===== run.sh =====
#!/bin/bash
# the make line also repeats each setting of config.mk as NAME=value (left out here)
make -C /OpenROAD-flow-scripts/flow DESIGN_CONFIG=/design/flow/config.mk WORK_HOME=/design/flow/orfs CLKGATE_MAP_FILE= finish

===== constraint.sdc =====
create_clock -name core_clock -period 5.14 [get_ports {clock}]
set_input_delay 1.0280 -clock core_clock [delete_from_list [all_inputs] [get_ports {clock}]]
set_output_delay 1.0280 -clock core_clock [all_outputs]
set_load 0.01 [all_outputs]

===== config.mk =====
export PLATFORM = sky130hd
export DESIGN_NAME = cpu_design
export DESIGN_NICKNAME = cpu_design
export VERILOG_FILES = /design/flow/design.v
export SDC_FILE = /design/flow/constraint.sdc
export NUM_CORES = 4
export LEC_CHECK = 0
export ABC_AREA = 1
export CAP_MARGIN = 5
export CORE_MARGIN = 2
export CORE_UTILIZATION = 72
export CTS_CLUSTER_DIAMETER = 168
export SETUP_SLACK_MARGIN = -0.48
export SLEW_MARGIN = 20

===== design.v =====
module cpu_design (reset, clock, write_read, M_address, M_data_in, M_data_out,overflow,status);
input reset,clock;
input[7:0] M_data_in;
output reg write_read,overflow;
output reg [7:0] M_data_out;
output reg[11:0] M_address;
reg[15:0] IR;
reg[7:0] MDR;
reg[11:0] MAR,PC;
reg [7:0]R0;
reg [7:0]R1;
reg [7:0]R2;
reg [7:0]R3;
reg [7:0]A;
reg [8:0]F;
output reg[2:0] status;
parameter idle=4'b0000, load=4'b0001, move=4'b0010, add=4'b0011, sub=4'b0100, AND=4'b0101;
parameter OR=4'b0110, XOR=4'b0111, shrp=4'b1000, shlp=4'b1001, swap=4'b1010, jmp=4'b1011;
parameter jz=4'b1100, read=4'b1101, write=4'b1110, stop=4'b1111; 
always@(*)  
begin
	if((reset==1)&&(status==3)&&(IR[15:12]==write)) 
		write_read=1'b1; 
	else
		write_read=1'b0; 
	M_address=MAR;
	M_data_out=MDR;
	overflow=F[8]^F[7];
 end
always @(negedge clock or negedge reset) 
begin
	if(reset==1'b0)
	begin
		MAR<=12'b000000000000;
		status<=3'b000; 
	end
	else  
		case (status)
			3'b000: begin
						status<=3'b001;
						MAR<=PC;
						case(IR[9:8])
							2'b00: A<=R0;
							2'b01: A<=R1;
							2'b10: A<=R2;
							2'b11: A<=R3;
						endcase
					end
			3'b001: begin
						if(IR[15:12]==stop)status<=1;
						else if (IR[15:12]==swap|| (IR[15:12]==jmp)|| IR[15:12]==jz || IR[15:12]==read || IR[15:12]==write) 
							status<=3'b010;
						else
							status<=3'b000;
					end
			3'b010:begin 
						if(IR[15:12]==swap)
							status <= 3'b000;
						else if ((IR[15:12]==jmp)||(IR[15:12]==read)||(IR[15:12]==write))
						begin
							MAR <= IR[11:0];
							status <= 3'b011;
						end
						else if((IR[15:12]==jz)&& (R0[7:0] == 8'b0000_0000)) 
						begin
							MAR <= IR[11:0];
							status <= 3'b011;
						end
						else
						begin
							MAR <= PC;
							status <= 3'b011;
						end
					end
			3'b011:begin
						if((IR[15:12]==write) || (IR[15:12]==read))
						begin
							MAR<=PC;
							status<=3'b100;
						end
						else
							status<=3'b000;
					 end
			3'b100:begin
						status<=3'b000;
					 end
			default:status<=3'b000;
		endcase
end
always@(posedge clock or negedge reset) 
begin
	if(reset==1'b0) 
	begin
		IR<=16'h0000;
		PC<=12'b000000000000;
		MDR<=8'b00000000;
		R0<=8'b00000000;
		R1<=8'b00000000;
		R2<=8'b00000000;
		F=9'b000000000;
		R3<=8'b00000000; 
	end
	else
	begin
		case (status)
			3'b000: begin
						IR[15:8]<=M_data_in;
						IR[7:0]<=8'b00000000; 
						PC<=PC+12'b000000000001; 
					end  
			3'b001: begin  
						case(IR[15:12]) 
							load: R0<={4'b0000,IR[11:8]}; 
							swap:begin
									case(IR[11:10])
										2'b00:begin
													case(IR[9:8])
														2'b00:R0<=R0;
														2'b01:R1<=R0;
														2'b10:R2<=R0;
														2'b11:R3<=R0;
													endcase
												end
										2'b01:begin
													case(IR[9:8])
														2'b00:R0<=R1;
														2'b01:R1<=R1;
														2'b10:R2<=R1;
														2'b11:R3<=R1;
													endcase
												end
										2'b10:begin
													case(IR[9:8])
														2'b00:R0<=R2;
														2'b01:R1<=R2;
														2'b10:R2<=R2;
														2'b11:R3<=R2;
													endcase
												end
										2'b11:begin
													case(IR[9:8])
														2'b00:R0<=R3;
														2'b01:R1<=R3;
														2'b10:R2<=R3;
														2'b11:R3<=R3;
													endcase
												end
									endcase
								  end
							shlp:begin 
									case(IR[11:10]) 
										2'b00:R0<=R0<<1;
										2'b01:R1<=R1<<1;
										2'b10:R2<=R2<<1;
										2'b11:R3<=R3<<1;
									endcase
								  end
							shrp:begin
									case(IR[11:10]) 
										2'b00:R0<=R0>>1;
										2'b01:R1<=R1>>1;
										2'b10:R2<=R2>>1;
										2'b11:R3<=R3>>1;
									endcase
								  end
							add:begin
									case(IR[11:10])
										2'b00:begin
													F=A+R0;
													R0<=F[7:0];
												end
										2'b01:begin
													F=A+R1;
													R1<=F[7:0];
												end
										2'b10:begin
													F=A+R2;
													R2<=F[7:0];
												end
										2'b11:begin
													F=A+R3;
													R3<=F[7:0];
												end
									endcase
								 end
							sub:begin
									case(IR[11:10])
										2'b00:begin
													F=R0-A;
													R0<=F[7:0];
												end
										2'b01:begin
													F=R1-A;
													R1<=F[7:0];
												end
										2'b10:begin
													F=R2-A;
													R2<=F[7:0];
												end
										2'b11:begin
													F=R3-A;
													R3<=F[7:0];
												end
									endcase
								 end
							move:begin
										case(IR[11:10])
											2'b00:R0<=A;
											2'b01:R1<=A;
											2'b10:R2<=A;
											2'b11:R3<=A;
										endcase
								  end
							AND:begin
									case(IR[11:10])
										2'b00:R0=R0 & A;
										2'b01:R1=R1 & A;
										2'b10:R2=R2 & A;
										2'b11:R3=R3 & A;
									endcase
								 end
							OR:begin
									case(IR[11:10])
										2'b00:R0=R0 | A;
										2'b01:R1=R1 | A;
										2'b10:R2=R2 | A;
										2'b11:R3=R3 | A;
									endcase
								end
							XOR:begin
									case(IR[11:10])
										2'b00:R0=R0 ^ A;
										2'b01:R1=R1 ^ A;
										2'b10:R2=R2 ^ A;
										2'b11:R3=R3 ^ A;
									endcase
								 end
							default:;
						endcase
					end 
			3'b010:begin
						case(IR[15:12])
							swap:begin
									case(IR[11:10])
										2'b00:R0<=A;
										2'b01:R1<=A;
										2'b10:R2<=A;
										2'b11:R3<=A;
									endcase
								  end
							read:begin
									IR[7:0]<=M_data_in;
									PC<=PC+12'b000000000001;
								  end
							write:begin
										IR[7:0]<=M_data_in;
										PC<=PC+12'b000000000001;
										MDR<=R0;
									end
							jmp:begin
									IR[7:0]<=M_data_in;
									PC<=PC+12'b000000000001;
								 end
							jz:begin
									IR[7:0]<=M_data_in;
									PC<=PC+12'b000000000001;
								end
						endcase
					 end
			3'b011:begin
						case(IR[15:12])
							jmp:begin
										PC<=IR[11:0];
									end
							jz:begin
									if(R0==8'b00000000)
										PC<=IR[11:0];
								end
							read:begin
									R0<=M_data_in;
								end
							default:;
						endcase
					 end
			3'b100:begin
					 end
			default:; 
		endcase
	end
end 
endmodule

==> notes.md, run 1 <==
Physical implementation

The run finished, with violations left. The layout checks failed on negative setup slack. The final-stage net count is 1,972. After detailed routing, the total wire length is 44,400 µm.

The cell-mix breakdown from Yosys lists the adder-cell area share as 0.136. The number of cells in the finished layout apart from fillers is 2,041. TritonCTS built the clock tree. The worst slack on hold paths is about 460 ps. The final-layout setup total negative slack is -526 ps. The cell row count is about 45. The tally of OpenROAD warnings is 109.

CTS built an H-tree with a depth of 3. The cell-mix breakdown from Yosys lists the compound-gate area share as 0.177. Relative to the synthesized area, the layout overhead comes to 9.75%. The first routing iteration left 2,899 violations. The die is 128 µm wide.

For this design, the sink count on the clock tree is 93. The initial antenna violation count is 1. The post-synthesis simple-gate area fraction is 0.373. The cell count after placement is 2,017. The worst-case max-slew headroom was logged as 0.148. Across the routed clock network, the largest skew measured is 84.5 ps. The number of buffer cells added on primary ports is 34. The filler cells instantiated in the layout total 1,155. The type of element launching the critical path is a register. The standard cell with the maximum stage delay on the critical path is sky130_fd_sc_hd__clkdlybuf4s50_1. The main area contributors are sky130_fd_sc_hd__nand2_1 (18%), sky130_fd_sc_hd__dfrtp_1 (16%), sky130_fd_sc_hd__ha_1 (12%). STA reports the tightest min-delay check as being of type reg -> reg.

The synthesis report names the predominant flop master as sky130_fd_sc_hd__dfrtp_1. The report lists the number of cells resized after CTS as 0. Per the CTS log, the root buffer master is sky130_fd_sc_hd__clkbuf_16. The delay of the slowest critical-path stage is 620 ps.

The endpoint identified for the worst register-to-register timing path is R2[4]. In the final report, the number of hold violations comes to 0. The worst hold path terminates at MAR[4]. The number of synthesis warnings is 1. The pin slew with the least headroom to its limit is 1280 ps. The multiplexer fraction of the synthesized cell area is 0. In this run, the synthesized area fraction spent on xor and xnor cells is recorded as 0.00871. The reg2reg setup slack is 60 ps. The critical path in the final layout is reported with a setup slack of -526 ps. The count of endpoints failing setup in the final report is 1. The detail route stage leaves a number of antenna-violating nets equal to 0. The average footprint of a synthesized cell is 6.14 µm². Synthesis produced a netlist whose cell count is ~1,800.

The max-slew violation total from the final report is 0. The die is 128 µm tall.

The clock latency on the worst-skew pair is 440 ps. The critical path's top delay family is buffers and inverters. The global-route congestion overflow total is 0. The endpoint type of the worst setup path is an output pin. RePlAce ended its routability-driven mode at a weighted congestion of 1.18. Of the synthesized area, sequential elements account for 0.214. Hold repair after CTS inserted 0 buffers. The timing report lists the critical path depth as 5 cells.

The chip area estimate from yosys synthesis is 0.0111 mm². The number of global-route vias before repair is 12,700. The timing report notes that buffer and inverter cells on the critical path total 2.

Counting cells, the worst reg-to-reg path comes to 11. The OpenROAD report gives the critical path a data arrival time of 4640 ps. The cell type that accounts for the most area after synthesis is sky130_fd_sc_hd__nand2_1. In the final routed layout, each cell accounts on average for 21.7 µm. The critical path launch point is status[0]. Counting instances in the post-synthesis netlist gives the leading cell types as sky130_fd_sc_hd__nand2_1 (538), sky130_fd_sc_hd__nor2_1 (208), sky130_fd_sc_hd__inv_1 (171). The share of synthesized area in the top cell type comes to 0.183. The critical path endpoint has a required time of 4110 ps.

Detailed placement finished with a half-perimeter wire length of 31,400 µm. The launch point of the worst reg-to-reg path is status[2]. The number of remaining DRC errors is 0. The aggregate global-route resource usage is 0.535. The I/O pin count is 35.

The report shows a maximum critical-path fanout of 3. The end of the critical path is write_read. In this run the critical path is formed by inv_1, nor2_2, nand2_1, nor3_1, clkdlybuf4s50_1.

When the netlist entered floorplanning its net count stood at 1,925. The synthesized netlist was found by Yosys to have roughly 1,800 cells. The worst hold path begins at MAR[4].

The synthesis report gives the async set-or-reset register share as 0.914. The starting utilization of the core area is 0.733. The synthesized netlist contains between 50 and 60 unique library cells. According to the floorplan report, the total die area is 0.0164 mm². Hold analysis shows the worst path with a depth of 2. The pin count of the biggest net entering global routing is 61. The clock transition at the register clock pins on the worst setup and hold paths after CTS is 50 ps. In this run the standard cell core region covers 0.0151 mm². The number of clock buffers inserted by TritonCTS is 9. The via count is 13,800.

The critical setup path kind is reg -> out. The number of enable flip-flop cells is 8. The first-pass detailed-route iteration total is 11. After clock tree synthesis, the setup repair step added 0 buffers. The first global-routing pass estimated 67,400 µm of wire. Yosys instantiated no cell more often than sky130_fd_sc_hd__nand2_1.

The tool flagged a number of max-cap violations equal to 0. The largest buffer count on any clock path is 2. The post-synth design cell area is 0.0111 mm². For reference, the top logic cell family by area is simple AND/OR/NAND/NOR gates. The vias per cell is about 6.8. The synthesis stat section lists a flop and latch total of 93.

## metal layers
metal	routed length [µm]	GRT usage	vias up
met3	7610	0.202	456
li1	-	-	6042
met5	61	0.0124	-
met4	4120	0.371	2
met2	17800	0.783	1318
met1	14800	0.650	5997
## layout make-up
class	count	area, µm²	area share
diodes	1	2.50	0.000206
flip-flops and latches	93	2370	0.195
well taps	188	235	0.0194
clock buffers	9	225	0.0186
multi-input cells	1450	7680	0.633
inverters	187	702	0.0578
repair buffers	98	831	0.0685
clock inverters	15	91.3	0.00753
## metrics by stage
step | setup WS [ps] | cell area (µm²) | utilization
after CTS | -466 | 12100 | 0.804
after detailed placement | -31.6 | 11800 | 0.783
after global placement | 143 | 11800 | 0.783
after floorplan | 13.2 | 11100 | -
final | -526 | 12100 | 0.804
after global routing | -506 | 12100 | 0.804
==> inputs of run 2 (changes only) <==
ABC_AREA = not set   (was 1)
CAP_MARGIN = 25   (was 5)
CELL_PAD_IN_SITES_GLOBAL_PLACEMENT = 0   (was not set)
CORE_ASPECT_RATIO = 0.5   (was not set)
CORE_UTILIZATION = 29   (was 72)
CTS_CLUSTER_DIAMETER = 155   (was 168)
CTS_CLUSTER_SIZE = 95   (was not set)
GPL_ROUTABILITY_DRIVEN = 0   (was not set)
GPL_TIMING_DRIVEN = 1   (was not set)
MAX_ROUTING_LAYER = met5   (was not set)
PLACE_DENSITY = 0.9   (was not set)
SETUP_SLACK_MARGIN = not set   (was -0.48)
TNS_END_PERCENT = 5   (was not set)
clock period = 8.06 ns   (was 5.14 ns; I/O delays follow)
==> notes.md, run 2 <==
Physical implementation

The number of remaining DRC errors is 0 (unchanged). The core box area came to 0.0372 mm² (+150%). The number of buffer and inverter stages on the critical path is 1 (-1). Among the non-sequential cells, AND-OR/OR-AND gates take the most area. The synthesis run shows the most used standard cells to be sky130_fd_sc_hd__a21oi_1 (140), sky130_fd_sc_hd__nand2_1 (135), sky130_fd_sc_hd__ha_1 (107). The number of nets at floorplan is 1,500 (-22%). The type of element launching the critical path is a register.

The clock root buffer is sky130_fd_sc_hd__clkbuf_16. The via count is 12,000 (-13%). The initial antenna violation count is 0 (-1). The number of clock buffers inserted by TritonCTS was 9 (unchanged).

The register share after synthesis came to 0.217 (+0.00335). The delay of the slowest critical-path stage is 560 ps (-60 ps). The routed length on met2 is 17,200 µm (-3.3%). The final clock skew came to 75.1 ps (-9.43 ps). The flop and latch count out of synthesis was 93 (unchanged). The aggregate global-route resource usage is 0.208 (-0.327). The hold buffer count at cts is 0 (unchanged).

Setup repair after global routing left no endpoint under its margin. The max-slew violation total from the final report is 0 (unchanged). The total die size is 0.0392 mm² (+140%).

The reg2reg setup slack is 750 ps (+690 ps). The post-synthesis compound-gate area fraction was 0.293 (+0.117). The post-cts gate resize count is 0 (unchanged). The x dimension of the die came to 278 µm (+120%). The endpoint type of the worst setup path is an output pin. The global-route congestion overflow total is 0 (unchanged). The routed length on met1 came to 13,800 µm (-6.8%). The clock latency on the worst-skew pair was 440 ps (about the same).

The final instance area came to 0.0120 mm² (-0.74%). The H-tree depth reported by CTS is 3 (unchanged). The XOR/XNOR share of the synthesized area is 0.0208 (+0.0121).

The highest fanout seen on the critical path is 10 (+7). The worst slack on hold paths was 437 ps (-26.0 ps). The residual antenna-violating net count after detailed routing was 0 (unchanged).

The uppermost layer routed is met4. The cell depth of the worst flop-to-flop path is 9 (-2). The critical setup path kind is reg -> out. The routed wire length on met3 is 6570 µm (-14%).

The cell row count was 50 (+11%). The count of instantiated cells in the yosys netlist came to 1,375 (-24%). The count of inserted antenna diode cells is 0 (-1).

For this design, the slowest cell found on the critical path is sky130_fd_sc_hd__dfrtn_1. The clock transition at the register clock pins on the worst setup and hold paths after CTS is 60 ps (about the same).

The final setup slack of the worst path is 288 ps (+813 ps). The final-layout setup total negative slack is 0 ps (+526 ps). The placed cell area was 0.0117 mm² (-0.86%). The pin count of the biggest net entering global routing was 41 (-33%). By area the synthesized netlist is led by sky130_fd_sc_hd__dfrtp_1 (16%), sky130_fd_sc_hd__ha_1 (12%), sky130_fd_sc_hd__a21oi_1 (6.4%). The number of maximum-capacitance violations is 0 (unchanged).

The run finished with no timing, DRC or antenna violations. The final-stage net count is 1,488 (-25%). The instance count of the mapped netlist is 1,375 (-24%).

The post-place setup slack came to 751 ps (+783 ps). The global-route wire length before repair is 64,200 µm (-4.7%). The number of cells on the worst hold path is 2 (unchanged). Traced cell by cell, the critical path runs through nand2b_1, nor2_1, and3_1, clkdlybuf4s50_1.

The number of enable flip-flop cells came to 8 (unchanged). The post-synthesis adder-cell area fraction is 0.138 (+0.00212). The mean routed wirelength per cell is 22.1 µm (+1.7%). The tally of unique sky130hd cells used after synthesis was 93 (+82%). The setup fix buffers added after clock tree synthesis came to 0 (unchanged). The total stage count of the critical path is 4 (-1).

The tally of OpenROAD warnings is 107 (-1.8%). The end of the critical path is write_read. The count of endpoints failing setup in the final report is 0 (-1). The number of clock sinks came to 93 (unchanged). The starting utilization of the core area came to 0.293 (-0.440). The most frequent cell after synthesis is sky130_fd_sc_hd__a21oi_1. The relative slew slack was 0.271 (+0.123). The area share of the largest cell type after synthesis was 0.161 (-0.0217). The largest buffer count on any clock path is 2 (unchanged). The number of endpoints with negative hold slack in the final report is 0 (unchanged).

The pin slew with the least headroom to its limit is 1090 ps (-189 ps). The launch point of the worst register-to-register path is recorded as A[3]. The number of global-route vias before repair is 11,600 (-8.4%). The overall die height is 141 µm (+10%). The chip area estimate from yosys synthesis was 0.0109 mm² (-1.5%).

The start point of the worst hold path is MAR[11]. The kind of cell with the highest combined delay along the critical path is simple AND/OR/NAND/NOR gates. The average footprint of a synthesized cell was 7.92 µm² (+29%). The post-synthesis simple-gate area fraction came to 0.171 (-0.202). The number of DRC markers in iteration 0 came to 2,217 (-24%).

The most used flip-flop cell after synthesis is sky130_fd_sc_hd__dfrtp_1. The number of synthesis warnings was 1 (unchanged). The area added between synthesis and finish is 10.6%. The first-pass detailed-route iteration total is 12 (+1). The type recorded for the worst min-delay path is reg -> reg.

The post-synth design cell area is 0.0109 mm² (-1.5%). The multiplexer fraction of the synthesized cell area is 0.0880 (+0.0880). The fraction of synthesis flops using an asynchronous set or reset pin is 0.914 (unchanged).

The arrival time at the worst endpoint is 6160 ps (+1520 ps). The aggregate routed wire length came to 41,200 µm (-7.2%). sky130_fd_sc_hd__dfrtp_1 takes more of the synthesized area than any other cell. The vias per cell is 6.46 (-4.5%). TritonCTS built the clock tree. The required arrival time at the worst endpoint is 6450 ps (+2340 ps).

The total half-perimeter wirelength after legalization and detailed placement is 27,700 µm (-12%). The critical path launch point is status[1]. The worst-case hold path end point is MAR[11].

The I/O pin count is 35 (unchanged). The number of buffer cells added on primary ports is 34 (unchanged). The worst register-to-register path ends at F[7].
-- run 2: through the flow --
step	std cells	util
after floorplan	1375	-
after global placement	1838	0.315
after detailed placement	1838	0.315
after CTS	1861	0.323
after global routing	1862	0.324
final	1862	0.324
-- run 2: area by class of cell --
cell class / count / area (µm²)
multi-input combinational: 1097 / 7770
clock inverter: 15 / 103
tap: 494 / 618
inverter: 74 / 278
timing repair buffer: 80 / 681
fill: 3687 / 25200
clock buffer: 9 / 225
sequential: 93 / 2370
-- run 2: metal layers --
metal  vias to the layer above  global-route usage
li1                       5047                   -
met1                      5376               0.247
met2                      1182               0.315
met3                       429              0.0749
met4                         0               0.141
met5                         -                   0
==> inputs of run 3 (changes only) <==
ABC_AREA = 1   (was not set)
CAP_MARGIN = 20   (was 25)
CELL_PAD_IN_SITES_GLOBAL_PLACEMENT = not set   (was 0)
CORE_ASPECT_RATIO = not set   (was 0.5)
CORE_UTILIZATION = 72   (was 29)
CTS_CLUSTER_DIAMETER = 247   (was 155)
CTS_CLUSTER_SIZE = 99   (was 95)
GPL_ROUTABILITY_DRIVEN = not set   (was 0)
GPL_TIMING_DRIVEN = not set   (was 1)
MAX_ROUTING_LAYER = not set   (was met5)
PLACE_DENSITY = 0.38   (was 0.9)
TNS_END_PERCENT = not set   (was 5)
clock period = 6.78 ns   (was 8.06 ns; I/O delays follow)
==> notes.md, run 3 <==
Physical implementation

The flow ran to the end and the layout has no timing, DRC or antenna violations. The cell row count was 45 (-10%). The post-synthesis simple-gate area fraction is 0.373 (+0.202).

The average footprint of a synthesized cell was 6.14 µm² (-22%). The register share after synthesis was 0.214 (-0.00335). The final weighted congestion in routability-driven placement is about 1.2. The total stage count of the critical path is 5 (+1). The first-pass detailed-route iteration total is 13 (+1).

Setup repair after global routing left no endpoint under its margin. The count of instantiated cells in the yosys netlist is 1,800 (+31%). The final-layout setup total negative slack is 0 ps (unchanged). The number of buffer cells added on primary ports is 34 (unchanged). The delay of the slowest critical-path stage is 560 ps (about the same). The count of endpoints failing setup in the final report was 0 (unchanged). The cell count after placement came to 1,981 (+7.8%). The chip area estimate from yosys synthesis is 0.0111 mm² (+1.6%). The number of endpoints with negative hold slack in the final report is 0 (unchanged).

The via count was 13,800 (+15%). The cell depth of the worst flop-to-flop path came to 13 (+4). The aggregate global-route resource usage was 0.520 (+0.313). The pin count of the biggest net entering global routing is 58 (+41%). The cell type that accounts for the most area after synthesis is sky130_fd_sc_hd__nand2_1.

The I/O pin count was 35 (unchanged). The global-route congestion overflow total is 0 (unchanged). The number of synthesis warnings is 1 (unchanged). The aggregate routed wire length is 43,400 µm (+5.5%). The number of cells on the worst hold path was 2 (unchanged). TritonCTS built the clock tree. The total die size is 0.0164 mm² (-58%).

The post-cts gate resize count was 0 (unchanged). The final clock skew is 61.0 ps (-14.1 ps).

The fraction of synthesis flops using an asynchronous set or reset pin is 0.914 (unchanged). The largest buffer count on any clock path is 2 (unchanged). The number of global-route vias before repair is 12,500 (+7.8%). The vias per cell is 6.87 (+6.4%). The number of clock sinks is 93 (unchanged). The worst-case hold path end point is MAR[4].

The XOR/XNOR share of the synthesized area came to 0.00871 (-0.0121). The residual antenna-violating net count after detailed routing is 0 (unchanged). STA classifies the critical path endpoint as an output pin.

The capture point of the critical path was reported as write_read. The core box area is 0.0151 mm² (-59%). The overall die height came to 128 µm (-9.3%). The highest fanout seen on the critical path is 3 (-7). The launch point of the worst min-delay path is recorded as MAR[4]. The final-stage net count came to 1,936 (+30%). The setup fix buffers added after clock tree synthesis was 0 (unchanged). The number of nets at floorplan is 1,925 (+28%). The flop and latch count out of synthesis was 93 (unchanged). The kind of path behind the tightest hold check is reg -> reg. The clock latency on the worst-skew pair came to 420 ps (-20 ps). The launch point of the worst reg-to-reg path is A[6]. The clock transition at the register clock pins on the worst setup and hold paths after CTS is 60 ps (about the same). The reg2reg setup slack is 570 ps (-180 ps). The number of cells in the finished layout apart from fillers came to 2,006 (+7.7%). The number of buffer and inverter stages on the critical path is 2 (+1). The H-tree depth reported by CTS is 3 (unchanged).

The number of maximum-capacitance violations is 0 (unchanged). The required arrival time at the worst endpoint is 5420 ps (-1030 ps). The instance count of the mapped netlist is 1,800 (+31%). The arrival time at the worst endpoint is 5230 ps (-930 ps).

The post-synth design cell area came to 0.0111 mm² (+1.6%). The x dimension of the die is 128 µm (-54%). The tally of OpenROAD warnings is 109 (+1.9%). The multiplexer fraction of the synthesized cell area came to 0 (-0.0880).

In this run the worst setup path begins at status[0]. The standard cell with the maximum stage delay on the critical path is sky130_fd_sc_hd__clkdlybuf4s50_1. The hold buffer count at cts is 0 (unchanged). In this run the critical register-to-register path is captured at F[7]. The mean routed wirelength per cell is 21.7 µm (-2.0%).

The relative slew slack came to 0.175 (-0.0958). The pin slew with the least headroom to its limit is 1240 ps (+149 ps). The critical setup path kind is reg -> out. The worst setup path is launched from a register. Per STA, the worst path is made up of inv_1, nor2_1, nand2_1, nor3_1, clkdlybuf4s50_1.

The max-slew violation total from the final report is 0 (unchanged). The number of enable flip-flop cells is 8 (unchanged). The number of clock buffers inserted by TritonCTS is 9 (unchanged). Among the non-sequential cells, simple AND/OR/NAND/NOR gates take the most area. The clock root buffer is sky130_fd_sc_hd__clkbuf_16. The area share of the largest cell type after synthesis is 0.183 (+0.0217). In the synthesized netlist, the cells that appear most often are sky130_fd_sc_hd__nand2_1 (538), sky130_fd_sc_hd__nor2_1 (208), sky130_fd_sc_hd__inv_1 (171). The number of DRC markers in iteration 0 is 3,009 (+36%). The post-synthesis adder-cell area fraction is 0.136 (-0.00212). The post-synthesis compound-gate area fraction is 0.177 (-0.117). The number of remaining DRC errors is 0 (unchanged). Yosys instantiated no cell more often than sky130_fd_sc_hd__nand2_1. The tally of unique sky130hd cells used after synthesis is 51 (-45%).

The area added between synthesis and finish is 7.26%. The initial antenna violation count is 2 (+2). The utilization after layout is 0.786 (+0.462). By area the synthesized netlist is led by sky130_fd_sc_hd__nand2_1 (18%), sky130_fd_sc_hd__dfrtp_1 (16%), sky130_fd_sc_hd__ha_1 (12%).

The global-route wire length before repair came to 66,200 µm (+3.0%). The commonest register cell is sky130_fd_sc_hd__dfrtp_1. The total half-perimeter wirelength after legalization and detailed placement is 30,800 µm (+11%).

The starting utilization of the core area was 0.733 (+0.440). Among cell families on the critical path, the largest total delay comes from buffers and inverters.
## run 3: stage by stage
stage | hold WS, ps | setup slack (ps) | area (µm²)
2_1_floorplan | 467 | 505 | 11100
6_report | 459 | 198 | 11900
3_3_place_gp | 450 | 592 | 11500
3_5_place_dp | 469 | 585 | 11500
5_1_grt | 480 | 49.6 | 11900
4_1_cts | 469 | 187 | 11900
## run 3: area by class of cell
cell class | instances | area, µm²
diodes | 2 | 5.00
fillers | 1180 | 3230
inverters | 187 | 702
clock buffers | 9 | 225
multi-input cells | 1450 | 7680
clock inverters | 15 | 101
repair buffers | 62 | 548
well taps | 188 | 235
flip-flops and latches | 93 | 2370
## run 3: routing by layer
metal | up-vias | GRT usage | share of wire | wire length (µm)
met5 | - | 0 | 0.00081 | 35
met3 | 417 | 0.187 | 0.17 | 7390
met1 | 6083 | 0.644 | 0.34 | 14600
li1 | 5979 | - | - | -
met4 | 2 | 0.367 | 0.095 | 4110
met2 | 1309 | 0.752 | 0.40 | 17300
==> inputs of run 4 (changes only) <==
ABC_AREA = not set   (was 1)
CELL_PAD_IN_SITES_GLOBAL_PLACEMENT = 3   (was not set)
CORE_MARGIN = 4   (was 2)
CORE_UTILIZATION = 35   (was 72)
CTS_CLUSTER_DIAMETER = 170   (was 247)
CTS_CLUSTER_SIZE = 68   (was 99)
MAX_ROUTING_LAYER = met5   (was not set)
MIN_ROUTING_LAYER = met2   (was not set)
PLACE_DENSITY = 0.64   (was 0.38)
TNS_END_PERCENT = 35   (was not set)
clock period = 6.92 ns   (was 6.78 ns; I/O delays follow)
==> notes.md, run 4 <==
Physical implementation

The number of clock sinks was 93 (unchanged). The number of cells on the worst hold path is 2 (unchanged). The launch point of the worst reg-to-reg path is A[0]. The max-slew violation total from the final report is 0 (unchanged). The post-synthesis simple-gate area fraction is 0.171 (-0.202). The number of DRC markers in iteration 0 came to 4,175 (+39%).

The number of remaining DRC errors is 0 (unchanged). The number of nets at floorplan is 1,500 (-22%). The first-pass detailed-route iteration total is 17 (+4). The tally of unique sky130hd cells used after synthesis is 93 (+82%). The launch point of the worst min-delay path is recorded as MAR[5]. The total stage count of the critical path is 4 (-1). The overall die height was 184 µm (+44%). The largest total area in the synthesized netlist belongs to sky130_fd_sc_hd__dfrtp_1. The starting utilization of the core area came to 0.355 (-0.378). The final clock skew is 84.7 ps (+23.8 ps). The count of endpoints failing setup in the final report is 0 (unchanged). The commonest cells after synthesis are sky130_fd_sc_hd__a21oi_1 (140), sky130_fd_sc_hd__nand2_1 (135), sky130_fd_sc_hd__ha_1 (107).

The kind of path behind the tightest hold check is reg -> reg. The total half-perimeter wirelength after legalization and detailed placement is 38,000 µm (+23%). The delay of the slowest critical-path stage is 540 ps (-20 ps).

The initial antenna violation count came to 0 (-2). The aggregate routed wire length is 55,100 µm (+27%). The vias per cell was 8.76 (+27%). The timing report shows that the slowest cell on the worst path is sky130_fd_sc_hd__clkdlybuf4s50_1. Yosys shows that the main logic family after synthesis is AND-OR/OR-AND gates. TritonCTS built the clock tree.

The XOR/XNOR share of the synthesized area is 0.0208 (+0.0121). The number of enable flip-flop cells is 8 (unchanged). The total die size came to 0.0340 mm² (+110%).

The multiplexer fraction of the synthesized cell area is 0.0880 (+0.0880). The fraction of synthesis flops using an asynchronous set or reset pin came to 0.914 (unchanged). The post-synthesis adder-cell area fraction is 0.138 (+0.00212). The chip area estimate from yosys synthesis is 0.0109 mm² (-1.5%). The number of clock buffers inserted by TritonCTS is 9 (unchanged). The global-route congestion overflow total came to 0 (unchanged). The required arrival time at the worst endpoint is 5540 ps (+120 ps). The largest buffer count on any clock path was 2 (unchanged).

The worst-case hold path end point is MAR[5]. The final instance area is 0.0121 mm² (+2.3%). The residual antenna-violating net count after detailed routing is 0 (unchanged). The x dimension of the die was 184 µm (+44%). The number of global-route vias before repair is 16,800 (+34%). The critical path launch point is status[2].

The capturing point of the worst reg2reg path is R2[6]. The endpoint type of the worst setup path is an output pin. The number of endpoints with negative hold slack in the final report was 0 (unchanged). The register share after synthesis came to 0.217 (+0.00335). The cell depth of the worst flop-to-flop path is 9 (-4). The final weighted congestion in routability-driven placement is 0.987 (-15%). The most common flop cell mapped by yosys is sky130_fd_sc_hd__dfrtp_1. The flop and latch count out of synthesis was 93 (unchanged). The clock latency on the worst-skew pair was 450 ps (+30 ps). Setup repair after global routing left no endpoint under its margin. The global-route wire length before repair is 78,600 µm (+19%). The critical setup path kind is reg -> out. The mean routed wirelength per cell came to 30.7 µm (+42%). The final-stage net count was 1,515 (-22%). The post-synth design cell area is 0.0109 mm² (-1.5%). After synthesis, the cell types taking the most area are sky130_fd_sc_hd__dfrtp_1 (16%), sky130_fd_sc_hd__ha_1 (12%), sky130_fd_sc_hd__a21oi_1 (6.4%).

The pin slew with the least headroom to its limit is 1170 ps (-65.0 ps). The relative slew slack is 0.219 (+0.0443). The run finished with no timing, DRC or antenna violations.

The most frequent cell after synthesis is sky130_fd_sc_hd__a21oi_1. The via count was 15,700 (+14%). The area added between synthesis and finish is 11.4%.

The highest fanout seen on the critical path is 5 (+2). The core box area came to 0.0307 mm² (+100%). The average footprint of a synthesized cell is 7.92 µm² (+29%). The setup fix buffers added after clock tree synthesis is 0 (unchanged). The arrival time at the worst endpoint is 5310 ps (+80 ps). The area share of the largest cell type after synthesis is 0.161 (-0.0217). The number of synthesis warnings came to 1 (unchanged). The placed cell area was 0.0118 mm² (+2.5%). The clock transition at the register clock pins on the worst setup and hold paths after CTS is 50 ps (about the same).

The H-tree depth reported by CTS came to 3 (unchanged).

The number of buffer and inverter stages on the critical path is 1 (-1). The I/O pin count was 35 (unchanged). The post-synthesis compound-gate area fraction came to 0.293 (+0.117). The critical path ends at write_read.

The reg2reg setup slack is 250 ps (-320 ps). The number of maximum-capacitance violations is 0 (unchanged). The signal on the critical path passes through nand2b_1, nor2_2, and3_1, clkdlybuf4s50_1. The tally of OpenROAD warnings came to 109 (unchanged). The worst setup path is launched from a register. The cell row count was 64 (+42%). The instance count of the mapped netlist is 1,375 (-24%).

The number of buffer cells added on primary ports came to 34 (unchanged). The pin count of the biggest net entering global routing is 67 (+16%). The count of instantiated cells in the yosys netlist is 1,375 (-24%). The clock root buffer is sky130_fd_sc_hd__clkbuf_16.

The aggregate global-route resource usage is 0.474 (-0.0466). The critical path's top delay family is simple AND/OR/NAND/NOR gates. The final-layout setup total negative slack was 0 ps (unchanged).
run 4: stage by stage:
stage | hold slack (ps) | cells | util | worst slack, ps
4_1_cts | 430 | 1791 | 0.395 | 114
2_1_floorplan | 477 | 1375 | - | 367
3_3_place_gp | 423 | 1768 | 0.385 | 435
3_5_place_dp | 430 | 1768 | 0.385 | 401
5_1_grt | 449 | 1791 | 0.395 | 77.5
6_report | 424 | 1795 | 0.396 | 224
run 4: routing by layer:
metal,global-route usage,share of wire,wire (µm)
met1,-,0,0
met2,0.575,0.46,25400
met3,0.610,0.40,22000
met4,0.122,0.13,7110
met5,0.206,0.0097,535
run 4: area by class of cell:
type	instances	area, µm²
antenna	4	10.0
clock buffer	10	229
clock inverter	14	73.8
fill	3245	18500
inverter	74	278
multi-input combinational	1097	7790
sequential	93	2370
tap	396	495
timing repair buffer	107	886
run 4: timing repair:
action,in CTS,in global routing
resized,0,1
setup endpoints to repair,0,1
hold buffers,0,0
==> inputs of run 5 (changes only) <==
CELL_PAD_IN_SITES_GLOBAL_PLACEMENT = not set   (was 3)
CORE_MARGIN = 2   (was 4)
CORE_UTILIZATION = 68   (was 35)
CTS_CLUSTER_DIAMETER = 316   (was 170)
CTS_CLUSTER_SIZE = 25   (was 68)
MAX_ROUTING_LAYER = not set   (was met5)
MIN_ROUTING_LAYER = not set   (was met2)
PLACE_DENSITY = not set   (was 0.64)
TNS_END_PERCENT = not set   (was 35)
clock period = 2.78 ns   (was 6.92 ns; I/O delays follow)
==> notes.md, run 5 <==
Results of an implementation run.

The post-synthesis adder-cell area fraction is 0.138 (unchanged). The core box area is 0.0158 mm² (-49%). The multiplexer fraction of the synthesized cell area is 0.0880 (unchanged). The x dimension of the die was 131 µm (-29%). The average footprint of a synthesized cell is 7.92 µm² (unchanged). The final weighted congestion in routability-driven placement is 1.16 (+18%).

The number of buffer cells added on primary ports came to 34 (unchanged). The number of synthesis warnings is 1 (unchanged). The register share after synthesis is 0.217 (unchanged). The overall die height was 131 µm (-29%). The cell row count was 46 (-28%). The post-synth design cell area was 0.0109 mm² (unchanged).

The fraction of synthesis flops using an asynchronous set or reset pin was 0.914 (unchanged). The most common flop cell mapped by yosys is sky130_fd_sc_hd__dfrtp_1. The tool reported: "[ERROR DPL-0033] detailed placement checks failed during check placement". The instance count of the mapped netlist came to 1,375 (unchanged). Of the combinational cells, the family taking the most area is AND-OR/OR-AND gates.

The failing step is clock tree synthesis (4_1_cts). The chip area estimate from yosys synthesis is 0.0109 mm² (unchanged). The flop and latch count out of synthesis is 93 (unchanged).

The area share of the largest cell type after synthesis is 0.161 (unchanged). The XOR/XNOR share of the synthesized area is 0.0208 (unchanged). The post-place setup slack is -1470 ps (-1870 ps). After synthesis, the cell types taking the most area are sky130_fd_sc_hd__dfrtp_1 (16%), sky130_fd_sc_hd__ha_1 (12%), sky130_fd_sc_hd__a21oi_1 (6.4%). The number of enable flip-flop cells came to 8 (unchanged). In the synthesized netlist, the cells that appear most often are sky130_fd_sc_hd__a21oi_1 (140), sky130_fd_sc_hd__nand2_1 (135), sky130_fd_sc_hd__ha_1 (107). The post-synthesis compound-gate area fraction is 0.293 (unchanged). The flow did not finish. The count of instantiated cells in the yosys netlist came to 1,375 (unchanged). The total half-perimeter wirelength after legalization and detailed placement is 35,400 µm (-6.8%). The starting utilization of the core area is 0.690 (+0.335). The post-synthesis simple-gate area fraction is 0.171 (unchanged). The tally of unique sky130hd cells used after synthesis was 93 (unchanged). The synthesized design spends more area on one cell type than any other, namely sky130_fd_sc_hd__dfrtp_1. The I/O pin count is 35 (unchanged). The total die size was 0.0170 mm² (-50%).

The number of nets at floorplan is 1,500 (unchanged). The placed cell area was 0.0136 mm² (+15%). The cell count after placement is 1,809 (+2.3%).

The most frequent cell after synthesis is sky130_fd_sc_hd__a21oi_1.
==> inputs of run 6 (changes only) <==
CELL_PAD_IN_SITES_GLOBAL_PLACEMENT = 1   (was not set)
CORE_UTILIZATION = 60   (was 68)
CTS_CLUSTER_DIAMETER = 60   (was 316)
CTS_CLUSTER_SIZE = 61   (was 25)
GPL_ROUTABILITY_DRIVEN = 0   (was not set)
GPL_TIMING_DRIVEN = 1   (was not set)
MAX_ROUTING_LAYER = met4   (was not set)
clock period = 8.06 ns   (was 2.78 ns; I/O delays follow)
==> notes.md, run 6 <==
Physical implementation

The aggregate global-route resource usage is 0.444. According to the hold report, the worst path is of the reg -> reg type. The H-tree depth reported by CTS is 3.

The end of the critical path is write_read. The critical path goes through nand2b_1, nor2_1, and3_1, clkdlybuf4s50_1.

Per the STA report, the cell with the highest stage delay on the worst path is sky130_fd_sc_hd__dfrtn_1. The x dimension of the die is 139 µm (+6.3%). Checking max transition, the worst relative margin is 0.158. The number of global-route vias before repair was 10,900. The endpoint type of the worst setup path is an output pin.

The flop and latch count out of synthesis came to 93 (unchanged). The number of clock sinks came to 93. The number of endpoints with negative hold slack in the final report is 0. The startpoint identified for the worst hold timing path is MAR[5]. The arrival time at the worst endpoint is 6010 ps.

In the final layout, the fill cell count is 1,609. The fraction of synthesis flops using an asynchronous set or reset pin was 0.914 (unchanged). The post-synthesis adder-cell area fraction is 0.138 (unchanged). The number of DRC markers in iteration 0 is 1,601. The worst hold path passes through 2 cells. The post-synth design cell area is 0.0109 mm² (unchanged). The overall die height came to 139 µm (+6.3%). For this run, the share of the core covered by cells in the final layout is 0.655. The synthesis report names the predominant flop master as sky130_fd_sc_hd__dfrtp_1. The total die size is 0.0192 mm² (+13%).

The cell depth of the worst flop-to-flop path is 9. The first global-routing pass estimated 64,400 µm of wire. The area share of the largest cell type after synthesis is 0.161 (unchanged).

The initial antenna violation count is 1. The CTS report gives the tree buffer count as 9. The routed layout reports a DRC error count of 0.

The number of synthesis warnings was 1 (unchanged). The timing report gives the biggest stage delay along the critical path as between 500 and 600 ps. The cell type that accounts for the most area after synthesis is sky130_fd_sc_hd__dfrtp_1.

Among the non-sequential cells, AND-OR/OR-AND gates take the most area. The instance count of the mapped netlist is 1,375 (unchanged). The global-route congestion overflow total is 0. The critical path's top delay family is flip-flops.

The register share after synthesis is 0.217 (unchanged). The cell row count is 49 (+6.5%). The detail route stage leaves a number of antenna-violating nets equal to 0. The number of nets at floorplan is 1,500 (unchanged). The number of enable flip-flop cells is 8 (unchanged). Across the run, the number of max-cap violations was 0.

The chip area estimate from yosys synthesis is 0.0109 mm² (unchanged). Per the timing report, the biggest fanout along the worst path comes to 10. The XOR/XNOR share of the synthesized area came to 0.0208 (unchanged). The pin count of the biggest net entering global routing is 56. In the log, the iteration count for the first detailed-route pass is 8. The run finished with no timing, DRC or antenna violations. The I/O pin count is 35 (unchanged). Per the finish-stage timing summary, setup violations number 0. Summing over every cut layer, the via total after detailed routing is 11,500. The clock root buffer is sky130_fd_sc_hd__clkbuf_16. The core box area is 0.0179 mm² (+14%). The pin slew with the least headroom to its limit is 1260 ps. Clock-pin slew was measured on the worst setup and hold paths at roughly 60 ps. On the final layout, the worst clock skew is approximately 70 ps. The tally of unique sky130hd cells used after synthesis is 93 (unchanged).

The critical setup path kind is reg -> out. The type of element launching the critical path is a register.

Per the CTS log, the buffer count on the longest clock path is 2. The number of buffer cells added on primary ports came to 34 (unchanged). The setup check on the worst reg-to-reg path leaves a slack of 820 ps. The max-slew violation total from the final report is 0. For reference, the top cells by area after synthesis are sky130_fd_sc_hd__dfrtp_1 (16%), sky130_fd_sc_hd__ha_1 (12%), sky130_fd_sc_hd__a21oi_1 (6.4%). The TritonCTS clock tree is yes. The post-synthesis compound-gate area fraction is 0.293 (unchanged). The post-synthesis simple-gate area fraction was 0.171 (unchanged). For this design, the CTS-stage hold fixing added 0 buffers. The worst slack on hold paths is 421 ps. The multiplexer fraction of the synthesized cell area is 0.0880 (unchanged). The post-cts gate resize count is 0. For hold timing, the worst endpoint is MAR[5]. Looking at the post-CTS report, the setup buffer insertion count equals 0. The required arrival time at the worst endpoint is 6450 ps. The most frequently used library cell after synthesis is sky130_fd_sc_hd__a21oi_1. Counting both buffers and inverters, the worst setup path holds a total of 1.

The critical path launch point is status[1]. Summed over all failing endpoints, the final setup total negative slack is 0 ps. Dividing the detail-routed via count by the number of cells gives around 7.2.

The tool warning count for the run is 109. The starting utilization of the core area came to 0.608 (-0.0822).

The clock latency on the worst-skew pair is 420 ps. Per the detail_route report, routed wire per instance is between 20 and 30 µm. The launch point of the worst register-to-register path is recorded as A[1]. The count of instantiated cells in the yosys netlist is 1,375 (unchanged). Ranked by instance count, the synthesized netlist is headed by sky130_fd_sc_hd__a21oi_1 (140), sky130_fd_sc_hd__nand2_1 (135), sky130_fd_sc_hd__ha_1 (107). Walking the critical path from launch to capture passes 4 cell instances. The detailed router reported a total wirelength of 42,200 µm. Setup repair after global routing left no endpoint under its margin. The average footprint of a synthesized cell is 7.92 µm² (unchanged). The flow measured a signed area growth from synthesis to layout of 7.73%.

After the last flow step, the layout net total stands at 1,489. The total half-perimeter wirelength after legalization and detailed placement is 29,700 µm (-16%). Per the timing report, the most critical flop-to-flop path finishes at F[7].
[run 6: through the flow]
step	instance area [µm²]	worst slack, ps	cells
6_report	11700	435	1599
5_1_grt	11700	277	1599
4_1_cts	11700	433	1598
3_5_place_dp	11400	797	1575
3_3_place_gp	11400	842	1575
2_1_floorplan	10900	937	1375
[run 6: layer usage]
metal  vias up  track usage  wire length (µm)
li1       5036            -                 -
met1      5353        0.559             15600
met2       864        0.674             18400
met3       260        0.108              5430
met4         0        0.214              2840
met5         -            -                 0
[run 6: cell type report]
cell class | instances | area (µm²) | share of cell area
well taps | 229 | 287 | 0.0244
inverters | 74 | 278 | 0.0237
diodes | 1 | 2.50 | 0.000213
clock inverters | 15 | 103 | 0.00875
repair buffers | 81 | 691 | 0.0589
clock buffers | 9 | 225 | 0.0192
multi-input cells | 1097 | 7770 | 0.663
flip-flops and latches | 93 | 2370 | 0.202
==> inputs of run 7 (changes only) <==
CELL_PAD_IN_SITES_GLOBAL_PLACEMENT = not set   (was 1)
CORE_UTILIZATION = 40   (was 60)
CTS_CLUSTER_DIAMETER = not set   (was 60)
CTS_CLUSTER_SIZE = not set   (was 61)
GPL_ROUTABILITY_DRIVEN = not set   (was 0)
GPL_TIMING_DRIVEN = not set   (was 1)
MAX_ROUTING_LAYER = not set   (was met4)
SETUP_SLACK_MARGIN = 1.79   (was not set)
clock period = 7.69 ns   (was 8.06 ns; I/O delays follow)
==> notes.md, run 7 <==
Physical implementation

The relative slew slack was 0.167 (+0.00872). The mean routed wirelength per cell was 26.6 µm (+0.79%). The placement summary gives the final routability congestion estimate as approximately 1.1. The global-route wire length before repair is 71,000 µm (+10%). The total die size is 0.0286 mm² (+48%). The clock latency on the worst-skew pair came to 430 ps (about the same). The flow ran to the end and the layout has no timing, DRC or antenna violations. The highest fanout seen on the critical path came to 4 (-6). The multiplexer fraction of the synthesized cell area is 0.0880 (unchanged).

The number of synthesis warnings is 1 (unchanged). The initial antenna violation count is 0 (-1). Setup repair after global routing could not meet its margin everywhere.

The number of fillers in the final layout is 2,543 (+58%). The number of remaining DRC errors is 0 (unchanged).

The endpoint type of the worst setup path is a register. Of the combinational cells, the family taking the most area is AND-OR/OR-AND gates. The residual antenna-violating net count after detailed routing is 0 (unchanged). The critical path's top delay family is AND-OR/OR-AND gates. The delay of the slowest critical-path stage came to 440 ps (-110 ps). The worst setup path is of the reg -> reg kind. The via count came to 12,100 (+5.0%).

The flop and latch count out of synthesis is 93 (unchanged). The count of instantiated cells in the yosys netlist is 1,375 (unchanged). The required arrival time at the worst endpoint was 7910 ps (+1460 ps).

The post-synthesis simple-gate area fraction is 0.171 (unchanged). The x dimension of the die is 169 µm (+22%). The chip area estimate from yosys synthesis is 0.0109 mm² (unchanged). The number of nets at floorplan is 1,500 (unchanged). The signal on the critical path passes through buf_6, buf_4, buf_6, ha_4, fa_2, a21o_1, a21oi_4, nor3_1, a21oi_1, o21ai_0, a2111oi_0, a221oi_1. The post-synth design cell area was 0.0109 mm² (unchanged). The count of inserted antenna diode cells is 0 (-1).

The fraction of synthesis flops using an asynchronous set or reset pin is 0.914 (unchanged). The arrival time at the worst endpoint came to 6910 ps (+900 ps). The launch point of the worst reg-to-reg path is A[0]. OpenSTA lists the critical path endpoint as R3[6]. The cell sitting at the root of the clock tree is a sky130_fd_sc_hd__clkbuf_16. The XOR/XNOR share of the synthesized area is 0.0208 (unchanged). The pin slew with the least headroom to its limit was 1240 ps (-17.3 ps).

The number of endpoints with negative hold slack in the final report was 0 (unchanged). The average footprint of a synthesized cell is 7.92 µm² (unchanged). The reg2reg setup slack is 1000 ps (+180 ps). The worst hold path begins at MAR[3].

The number of global-route vias before repair is 11,500 (+5.2%). Looking at the hold checks, the worst path lands on MAR[3]. The critical path starts at A[0]. The clock transition at the register clock pins on the worst setup and hold paths after CTS came to 80 ps (+20 ps). The synthesis run shows the most used standard cells to be sky130_fd_sc_hd__a21oi_1 (140), sky130_fd_sc_hd__nand2_1 (135), sky130_fd_sc_hd__ha_1 (107). The number of maximum-capacitance violations is 0 (unchanged).

In the synthesized netlist the dominant register cell turns out to be sky130_fd_sc_hd__dfrtp_1. The I/O pin count came to 35 (unchanged). The global-route congestion overflow total is 0 (unchanged). The area share of the largest cell type after synthesis is 0.161 (unchanged). The standard cell with the maximum stage delay on the critical path is sky130_fd_sc_hd__a2111oi_0. The aggregate routed wire length is 48,300 µm (+14%). Sorting the synthesized cells by area gives the leading types as sky130_fd_sc_hd__dfrtp_1 (16%), sky130_fd_sc_hd__ha_1 (12%), sky130_fd_sc_hd__a21oi_1 (6.4%). The final clock skew was 79.5 ps (+10.8 ps). The aggregate global-route resource usage is 0.328 (-0.117). The starting utilization of the core area is 0.405 (-0.203). The first-pass detailed-route iteration total came to 6 (-2). The post-synthesis adder-cell area fraction was 0.138 (unchanged). The most frequent cell after synthesis is sky130_fd_sc_hd__a21oi_1. The library cell appearing most often on the critical path is sky130_fd_sc_hd__buf_6. The vias per cell is 6.66 (-7.5%). The number of enable flip-flop cells came to 8 (unchanged). The overall die height is 169 µm (+22%).

The core box area came to 0.0269 mm² (+50%). STA lists the endpoint of the worst register-to-register path as R3[6]. The count of endpoints failing setup in the final report came to 0 (unchanged). Per the synthesis report, the dominant area consumer among library cells is sky130_fd_sc_hd__dfrtp_1. The cell depth of the worst flop-to-flop path is 12 (+3). The max-slew violation total from the final report came to 0 (unchanged). The total half-perimeter wirelength after legalization and detailed placement came to 31,700 µm (+6.7%).

The register share after synthesis was 0.217 (unchanged). The number of clock buffers inserted by TritonCTS was 9 (unchanged). The number of buffer cells added on primary ports is 34 (unchanged). The number of DRC markers in iteration 0 is 1,774 (+11%). The largest buffer count on any clock path is 2 (unchanged). The flow measured a signed area growth from synthesis to layout of 28.1%. The TritonCTS clock tree is yes.

The total stage count of the critical path is 12 (+8). The number of buffer and inverter stages on the critical path was 3 (+2). The H-tree depth reported by CTS is 3 (unchanged). The final-stage net count is 1,594 (+7.1%).

The post-synthesis compound-gate area fraction came to 0.293 (unchanged). The number of cells on the worst hold path is 2 (unchanged). The worst setup path is launched from a register. The number of clock sinks is 93 (unchanged). The final-layout setup total negative slack was 0 ps (unchanged).

In this run the worst hold path is classified as reg -> reg. The instance count of the mapped netlist is 1,375 (unchanged). The cell row count is 60 (+22%). The tally of unique sky130hd cells used after synthesis was 93 (unchanged). The pin count of the biggest net entering global routing was 66 (+18%). The tally of OpenROAD warnings is 110 (+0.92%).
==> run 7: cell type report <==
class	instances	area [µm²]	share of cell area
clock buffer	9	225	0.0162
clock inverter	15	95.1	0.00682
inverter	74	304	0.0218
multi-input combinational	1097	8850	0.634
sequential	93	2380	0.171
tap	341	427	0.0306
timing repair buffer	186	1670	0.120
==> run 7: what timing repair did <==
action | in CTS | in global routing
endpoints found under the setup margin | 88 | 82
buffers inserted | 72 | 26
hold buffers | 0 | 0
pin swaps | 77 | 61
gates resized | 258 | 97
gates cloned | 2 | 0
==> run 7: metal layers <==
metal | track usage | vias to the layer above | wire length, µm
met3 | 0.0657 | 203 | 5040
met2 | 0.521 | 801 | 21300
met4 | 0.159 | 0 | 2800
met5 | 0 | - | 0
met1 | 0.426 | 5832 | 19100
li1 | - | 5255 | -
==> run 7: stage by stage <==
stage | setup slack (ps) | hold WS [ps] | util | instances | cell area, µm²
final | 1000 | 421 | 0.519 | 1815 | 13900
after global routing | 812 | 445 | 0.519 | 1815 | 13900
after CTS | 1050 | 427 | 0.497 | 1789 | 13400
after detailed placement | 778 | 430 | 0.432 | 1692 | 11600
after global placement | 807 | 424 | 0.432 | 1692 | 11600
after floorplan | 752 | 477 | - | 1375 | 10900
==> inputs of run 8 (changes only) <==
CELL_PAD_IN_SITES_GLOBAL_PLACEMENT = 3   (was not set)
CORE_UTILIZATION = 24   (was 40)
CTS_CLUSTER_DIAMETER = 155   (was not set)
GPL_ROUTABILITY_DRIVEN = 0   (was not set)
GPL_TIMING_DRIVEN = 1   (was not set)
MAX_ROUTING_LAYER = met4   (was not set)
PLACE_DENSITY_LB_ADDON = 0.17   (was not set)
SETUP_SLACK_MARGIN = not set   (was 1.79)
clock period = 8.06 ns   (was 7.69 ns; I/O delays follow)
==> notes.md, run 8 <==
Physical implementation

The end of the critical path is write_read. For reference, the top cells by count after synthesis are sky130_fd_sc_hd__a21oi_1 (140), sky130_fd_sc_hd__nand2_1 (135), sky130_fd_sc_hd__ha_1 (107). The global-route congestion overflow total was 0 (unchanged). The start point of the worst hold path is MAR[1]. The final-stage net count is 1,499 (-6.0%). The largest buffer count on any clock path is 2 (unchanged). The path class of the tightest hold or removal check is reg -> reg. The number of DRC markers in iteration 0 came to 1,075 (-39%). Looking at the reg2reg group, the worst path ends at F[8]. The relative slew slack is 0.237 (+0.0701). The worst slack on hold paths is 423 ps (+2.12 ps).

The cell row count is 78 (+30%). The flop and latch count out of synthesis is 93 (unchanged). The number of remaining DRC errors was 0 (unchanged). The uppermost layer routed is met4. The post-synthesis compound-gate area fraction came to 0.293 (unchanged).

The number of cells in the finished layout apart from fillers is 1,982 (+9.2%). The pin slew with the least headroom to its limit is 1140 ps (-101 ps). The number of buffer cells added on primary ports is 34 (unchanged).

The count of endpoints failing setup in the final report is 0 (unchanged). The total half-perimeter wirelength after legalization and detailed placement is 39,000 µm (+23%). The final setup slack of the worst path came to 293 ps (-710 ps). The count of instantiated cells in the yosys netlist is 1,375 (unchanged). The starting utilization of the core area was 0.241 (-0.164). The pin count of the biggest net entering global routing came to 53 (-20%).

The chip area estimate from yosys synthesis was 0.0109 mm² (unchanged). The final clock skew came to 62.7 ps (-16.9 ps). The XOR/XNOR share of the synthesized area is 0.0208 (unchanged). The endpoint type of the worst setup path is an output pin. The H-tree depth reported by CTS is 3 (unchanged). For reference, the top logic cell family by area is AND-OR/OR-AND gates. The post-place setup slack is 693 ps (-85.0 ps).

The number of endpoints with negative hold slack in the final report was 0 (unchanged). The final-layout setup total negative slack is 0 ps (unchanged). The aggregate global-route resource usage was 0.241 (-0.0865).

The number of clock sinks is 93 (unchanged). The reg2reg setup slack is 770 ps (-230 ps).

The number of clock buffers inserted by TritonCTS is 9 (unchanged). The worst-case hold path end point is MAR[1]. The critical setup path kind is reg -> out. The via count is 11,000 (-8.7%). The core box area is 0.0451 mm² (+68%).

The type of element launching the critical path is a register. The aggregate routed wire length was 54,900 µm (+14%). The clock transition at the register clock pins on the worst setup and hold paths after CTS came to 60 ps (-20 ps). The global-route wire length before repair is 79,400 µm (+12%).

For this run, the leading register cell type out of synthesis is sky130_fd_sc_hd__dfrtp_1. The launch point of the worst reg-to-reg path is A[0].

The number of cells on the worst hold path is 2 (unchanged). The post-synth design cell area is 0.0109 mm² (unchanged). The critical path goes through nand2b_1, nor2_1, and3_1, clkdlybuf4s50_1. The fraction of synthesis flops using an asynchronous set or reset pin is 0.914 (unchanged). The register share after synthesis came to 0.217 (unchanged).

The total stage count of the critical path is 4 (-8). The critical path's top delay family is simple AND/OR/NAND/NOR gates. The hold buffer count at cts is 0 (unchanged). The area share of the largest cell type after synthesis is 0.161 (unchanged). Setup repair after global routing left no endpoint under its margin.

The setup fix buffers added after clock tree synthesis came to 0 (-100%). The overall die height is 217 µm (+28%). The required arrival time at the worst endpoint is 6450 ps (-1460 ps). The I/O pin count is 35 (unchanged).

The flow measured a signed area growth from synthesis to layout of 12.8%. The number of buffer and inverter stages on the critical path is 1 (-2). The x dimension of the die is 217 µm (+28%).

The arrival time at the worst endpoint is 6150 ps (-760 ps). The delay of the slowest critical-path stage is 580 ps (+140 ps). The tally of OpenROAD warnings was 107 (-2.7%).

The vias per cell is 5.57 (-16%). The number of synthesis warnings is 1 (unchanged). The cell count after placement is 1,956 (+16%). The multiplexer fraction of the synthesized cell area came to 0.0880 (unchanged). The tree is rooted in a sky130_fd_sc_hd__clkbuf_16. The routed length on met1 is 24,800 µm (+30%). The routed wire length on met3 was 2760 µm (-45%). The TritonCTS clock tree is yes. The cell depth of the worst flop-to-flop path is 9 (-3). The tally of unique sky130hd cells used after synthesis is 93 (unchanged). The number of enable flip-flop cells came to 8 (unchanged). The largest area contributor in the synthesized netlist is sky130_fd_sc_hd__dfrtp_1.

The mean routed wirelength per cell was 27.7 µm (+4.2%). The number of maximum-capacitance violations is 0 (unchanged). The clock latency on the worst-skew pair is 450 ps (+20 ps). The instance count of the mapped netlist is 1,375 (unchanged).

The residual antenna-violating net count after detailed routing came to 0 (unchanged). The highest fanout seen on the critical path was 10 (+6). In the post-synthesis netlist, the cell with the most instances is sky130_fd_sc_hd__a21oi_1. For reference, the top cells by area after synthesis are sky130_fd_sc_hd__dfrtp_1 (16%), sky130_fd_sc_hd__ha_1 (12%), sky130_fd_sc_hd__a21oi_1 (6.4%). The flow ran to the end and the layout has no timing, DRC or antenna violations. The post-cts gate resize count came to 0 (-100%).

The number of global-route vias before repair is 11,000 (-4.6%). The post-synthesis simple-gate area fraction is 0.171 (unchanged). The initial antenna violation count is 1 (+1).

The max-slew violation total from the final report came to 0 (unchanged). The total die size is 0.0471 mm² (+65%). The critical path launch point is status[1]. The first-pass detailed-route iteration total came to 5 (-1). The number of nets at floorplan is 1,500 (unchanged). The routed length on met2 is 25,800 µm (+21%). The timing report shows that the slowest cell on the worst path is sky130_fd_sc_hd__dfrtn_1. The post-synthesis adder-cell area fraction is 0.138 (unchanged). The average footprint of a synthesized cell came to 7.92 µm² (unchanged).
## run 8: area by class of cell
class	count	area (µm²)
flip-flops and latches	93	2370
repair buffers	91	766
clock buffers	10	229
diodes	3	7.51
multi-input cells	1097	7800
fillers	4960	32800
inverters	74	278
clock inverters	14	80.1
well taps	600	751
## run 8: metal layers
metal,vias up,track usage
li1,5075,-
met2,346,0.378
met1,5540,0.317
met4,0,0.0870
met3,73,0.0314
met5,-,-
## run 8: metrics by stage
stage / util / cell area [µm²]
final: 0.272 / 12300
after detailed placement: 0.265 / 12000
after global routing: 0.272 / 12300
after CTS: 0.272 / 12300
after global placement: 0.265 / 12000
after floorplan: - / 10900
